==> inputs of run E <==
==> flow/design.v <==
`timescale 1ns / 1ps
module button_debounce (
    input clk,        
    input rst,        
    input button_in,  
    output reg button_out  
);
    parameter integer DEBOUNCE_TIME = 200; 
    reg [19:0] counter;
    reg button_state;
    always @(posedge clk or posedge rst) begin
        if (rst) begin
            counter <= 0;
            button_state <= 0;
            button_out <= 0;
        end else begin
            if (button_in != button_state) begin
                counter <= counter + 1;
                if (counter >= DEBOUNCE_TIME) begin
                    button_state <= button_in;
                    button_out <= button_in;
                    counter <= 0;
                end
            end else begin
                counter <= 0;
            end
        end
    end
endmodule
`timescale 1ns / 1ps
module operatorremainder(
    input [35:0] n,
    output reg is_multiple
);
	parameter DIVISOR = 20000;
	reg [35:0] temp;
	reg [35:0] quotient;
	reg [35:0] remainder;
	integer i;
	always @(*) begin
        temp = n;
        quotient = 0;
        remainder = 0;
        for (i = 35; i >= 0; i = i - 1) begin
            quotient = (quotient << 1) | (temp[i] ? 1'b1 : 1'b0);
            if (quotient >= DIVISOR) begin
                quotient = quotient - DIVISOR;
                remainder = (remainder << 1) | 1'b1;
            end else begin
                remainder = (remainder << 1);
            end
        end
        is_multiple = (quotient == 0);
    end
endmodule
`timescale 1ns / 1ps
module ClockTest(
	input clk,
	input rst,
	input btn,
	output reg [6:0] seg,  
	output reg [3:0] an,
	output reg buttons_pressed, 
	output reg buttons_released 
);
	wire is_divisible;  
   reg [7:0] counter;  
   reg [35:0] cnt;	 
   wire buttons_out;
	reg buttons_out_prev;
   wire [6:0] segments [15:0];  
	reg [3:0] ones;  
   reg [3:0] tens;  
	reg [3:0] s_ones;  
	reg [3:0] s_tens;  
   reg [6:0] refresh_counter;  
   reg refresh_flag;	 
   reg [7:0] clk_display;  
      assign segments[0] = 7'b1000000;   
      assign segments[1] = 7'b1111001;   
      assign segments[2] = 7'b0100100;   
      assign segments[3] = 7'b0110000;   
      assign segments[4] = 7'b0011001;   
      assign segments[5] = 7'b0010010;   
      assign segments[6] = 7'b0000010;   
      assign segments[7] = 7'b1111000;   
      assign segments[8] = 7'b0000000;   
      assign segments[9] = 7'b0010000;   
      assign segments[10] = 7'b0001000;  
      assign segments[11] = 7'b0000011;  
      assign segments[12] = 7'b1000110;  
      assign segments[13] = 7'b0100001;  
      assign segments[14] = 7'b0000110;  
      assign segments[15] = 7'b0001110;  
   button_debounce debounce (
		.clk(clk),
		.rst(rst),
		.button_in(btn),
		.button_out(buttons_out)
   );
   operatorremainder remainder (
        .n(cnt),
        .is_multiple(is_divisible)
    );
   always @ (posedge clk or posedge rst) begin
      if (rst) begin  
         cnt <= 0;
         counter <= 0;
			ones <= 0;
			tens <= 0;
			s_ones <= 0;
			s_tens <= 0;
			clk_display <= 0;
			buttons_out_prev <= 0;
			buttons_pressed <= 0;
			buttons_released <= 0;
      end else begin
			if(cnt == 1_200_000 -1) begin 
				cnt <= 0;
				ones <= 0;
				tens <= 0;
				s_ones <= 0;
				s_tens <= 0;
				clk_display <= 0;
			end else begin
			if (is_divisible) begin 
				if(clk_display == 60) begin
					s_ones <= 0;
					s_tens <= 0;
				end else begin
					clk_display <= clk_display+1;
					if(s_ones == 9) begin
						s_ones <= 0;
						s_tens <= s_tens + 1;
					end else begin
						s_ones <= s_ones + 1;
					end
				end
			end
			buttons_out_prev <= buttons_out;
			buttons_pressed <= (buttons_out & ~buttons_out_prev);	  
			buttons_released <= (~buttons_out & buttons_out_prev);  
			if (buttons_pressed) begin
				if (ones == 9) begin
					ones <= 0;
					if (tens == 9) begin
						tens <= 0;
					end else begin
						tens <= tens + 1;
					end
				end else begin
				ones <= ones + 1;
				end
			end
			cnt <= cnt + 1;
         end   
      end
   end
	always @(posedge clk or posedge rst) begin
		if (rst) begin
			refresh_counter <= 0;
			refresh_flag <= 0;
		end else begin
		refresh_counter <= refresh_counter + 1;
		if (refresh_counter == 250) begin   
			refresh_counter <= 0;
			refresh_flag <= ~refresh_flag;
		end
		end
	end
	always @(posedge clk or posedge rst) begin
		if (rst) begin
			seg <= 7'b1111111;
			an <= 4'b1111;
		end else
		case (refresh_counter[6:5])
			2'b00: begin
				seg <= segments[ones];
				an <= 4'b1110; 
			end
			2'b01: begin
				seg <= segments[tens];
				an <= 4'b1101; 
			end
				2'b10: begin
				seg <= segments[s_ones];
				an <= 4'b1011; 
			end
				2'b11: begin
				seg <= segments[s_tens];
				an <= 4'b0111; 
			end
		endcase
end
endmodule
==> flow/run.sh <==
#!/bin/bash
# the make line also repeats each setting of config.mk as NAME=value (left out here)
make -C /OpenROAD-flow-scripts/flow DESIGN_CONFIG=/design/flow/config.mk WORK_HOME=/design/flow/orfs CLKGATE_MAP_FILE= finish
==> flow/config.mk <==
export PLATFORM = sky130hd
export DESIGN_NAME = ClockTest
export DESIGN_NICKNAME = ClockTest
export VERILOG_FILES = /design/flow/design.v
export SDC_FILE = /design/flow/constraint.sdc
export NUM_CORES = 4
export LEC_CHECK = 0
export ABC_AREA = 1
export CAP_MARGIN = 20
export CORE_ASPECT_RATIO = 0.77
export CORE_MARGIN = 2
export CORE_UTILIZATION = 72
export CTS_CLUSTER_SIZE = 79
export HOLD_SLACK_MARGIN = -0.08
export MAX_ROUTING_LAYER = met4
export PLACE_DENSITY_LB_ADDON = 0.01
export SETUP_SLACK_MARGIN = 3.57
export SLEW_MARGIN = 20
==> flow/constraint.sdc <==
create_clock -name core_clock -period 25.6 [get_ports {clk}]
set_input_delay 5.1200 -clock core_clock [delete_from_list [all_inputs] [get_ports {clk}]]
set_output_delay 5.1200 -clock core_clock [all_outputs]
set_load 0.01 [all_outputs]
==> run D: changes against run E <==
--- a/flow/config.mk
+++ b/flow/config.mk
@@ -8,11 +8,13 @@
 export ABC_AREA = 1
 export CAP_MARGIN = 20
-export CORE_ASPECT_RATIO = 0.77
+export CELL_PAD_IN_SITES_DETAIL_PLACEMENT = 0
+export CELL_PAD_IN_SITES_GLOBAL_PLACEMENT = 0
 export CORE_MARGIN = 2
 export CORE_UTILIZATION = 72
-export CTS_CLUSTER_SIZE = 79
-export HOLD_SLACK_MARGIN = -0.08
+export CTS_CLUSTER_DIAMETER = 236
+export CTS_CLUSTER_SIZE = 80
+export GPL_ROUTABILITY_DRIVEN = 0
 export MAX_ROUTING_LAYER = met4
 export PLACE_DENSITY_LB_ADDON = 0.01
-export SETUP_SLACK_MARGIN = 3.57
+export SETUP_SLACK_MARGIN = 0.95
 export SLEW_MARGIN = 20
==> notes <==
Synthesized area is the same in run D and run E. Run D ran to the end with no violations. Run E never finished: it broke off in global routing, error GRT-0232. In die area, run D and run E hardly differ. Synthesized cell count is the same in run D and run E.
==> figures <==
| metric | run E | run D |
|---|---|---|
| Primary FF master, synth | sky130_fd_sc_hd__dfrtp_1 | sky130_fd_sc_hd__dfrtp_1 |
| Placed wire-length estimate | 80,800 um | 77,500 um |
| Dominant cell by count in the synthesized netlist | sky130_fd_sc_hd__nand2_1 | sky130_fd_sc_hd__nand2_1 |
| Synth Area in Compound Gates | 3.92% | 3.92% |
| Status | stopped before the end | complete, no violations |
| Stage where the flow stopped | global routing | - |
| Std-Cell Core Area | 0.0476 mm2 | 0.0476 mm2 |
| Die Footprint | 0.0500 mm2 | 0.0500 mm2 |
| Worst setup timing slack at the placement stage | -0.834 ns | -0.793 ns |
| Placed instance count | 6,323 | 6,285 |
| Die height | 197 um | 224 um |
| Post_cts resized | 186 | 14 |
| Core utilization at floorplan | 73.0% | 72.9% |
| Area of placed instances | 0.0352 mm2 | 0.0352 mm2 |
| Cell Rows | 70 | 80 |
| Number of buffers inserted by post-CTS setup repair | 165 | 16 |
| Die Span X | 254 um | 224 um |

* * *

==> zinc <==
Starts from the design.v that is shown in full above.
export LEC_CHECK = 0
export CAP_MARGIN = 20
export CORE_MARGIN = 2
export CORE_UTILIZATION = 8
export SLEW_MARGIN = 20
create_clock -name core_clock -period 65.0 [get_ports {clk}]
run.sh (not shown) runs the stock make flow with config.mk's settings and CLKGATE_MAP_FILE=.
==> inputs of ember, as changes to zinc <==
- ABC_AREA: unset -> 1
- CORE_UTILIZATION: 8 -> 70
- CTS_CLUSTER_SIZE: unset -> 90
- HOLD_SLACK_MARGIN: unset -> -0.1
- MAX_ROUTING_LAYER: unset -> met4
==> flow/constraint.sdc (replaced) <==
create_clock -name core_clock -period 45.2 [get_ports {clk}]
set_input_delay 9.0400 -clock core_clock [delete_from_list [all_inputs] [get_ports {clk}]]
set_output_delay 9.0400 -clock core_clock [all_outputs]
set_load 0.01 [all_outputs]
==> inputs of lagoon, as changes to zinc <==
- ABC_AREA: unset -> 1
- CORE_UTILIZATION: 8 -> 72
- CTS_CLUSTER_DIAMETER: unset -> 294
- CTS_CLUSTER_SIZE: unset -> 98
- PLACE_DENSITY: unset -> 0.43
- TNS_END_PERCENT: unset -> 5
==> flow/constraint.sdc (replaced) <==
create_clock -name core_clock -period 20.8 [get_ports {clk}]
set_input_delay 4.1600 -clock core_clock [delete_from_list [all_inputs] [get_ports {clk}]]
set_output_delay 4.1600 -clock core_clock [all_outputs]
set_load 0.01 [all_outputs]
==> inputs of harbor, as changes to zinc <==
- ABC_AREA: unset -> 1
- CORE_UTILIZATION: 8 -> 72
- CTS_CLUSTER_DIAMETER: unset -> 374
- CTS_CLUSTER_SIZE: unset -> 100
- HOLD_SLACK_MARGIN: unset -> 0.28
- PLACE_DENSITY: unset -> 0.4
- SETUP_SLACK_MARGIN: unset -> 2.28
==> flow/constraint.sdc (replaced) <==
create_clock -name core_clock -period 25.6 [get_ports {clk}]
set_input_delay 5.1200 -clock core_clock [delete_from_list [all_inputs] [get_ports {clk}]]
set_output_delay 5.1200 -clock core_clock [all_outputs]
set_load 0.01 [all_outputs]
==> reports/metrics.cfg <==
[critical_path]
rr_worst_depth=179

[die]
fp_util_pct=72.9

[global_route]
grt_usage_pct=38.3

[pwr]
swShare_pct=29.8

[final_timing]
slew_headroom_pct=29.0

[drt]
wl_microns=117000

[cells_and_area]
dominant_cells=logic gates

[status]
status=no timing/DRC/antenna violations

[end of results for harbor]
==> reports/metrics.cfg <==
[status]
status=no timing/DRC/antenna violations

[global_route]
grt_usage_pct=5.34

[cells_and_area]
dominant_cells=logic gates

[critical_path]
rr_worst_depth=123

[die]
fp_util_pct=8.02

[final_timing]
slew_headroom_pct=27.3

[logic_synthesis]
yosys.stat.seqShare_pct=8.52

[end of results for zinc]
==> reports/metrics.cfg <==
[pwr]
swShare_pct=29.9

[critical_path]
cp_data_required_time_ns=45.47

[status]
status=no timing/DRC/antenna violations

[drt]
wl_microns=93100

[cells_and_area]
dominant_cells=logic gates

[global_route]
grt_usage_pct=36.8

[die]
fp_util_pct=71.0

[final_timing]
slew_headroom_pct=21.6

[end of results for ember]
==> reports/metrics.cfg <==
[die]
rows=80
fp_util_pct=72.9

[logic_synthesis]
synth-edff-count=0
ys_seq_elements=102
ys_sh_xor_pct=2.62

[global_route]
grt_usage_pct=101
grt_use_met1_pct=89.9
use_met3_pct=81.0

[status]
status=did not finish
firstError=[ERROR GRT-0116] Global routing finished with congestion. Check the congestion regions in the DRC Viewer.
haltStage=global routing (5_1_grt)

[place]
place_ws_ns=-2.27
placed_cells=7507

[clocking]
ctsRootBufferMaster=clkbuf_16

[end of results for lagoon]
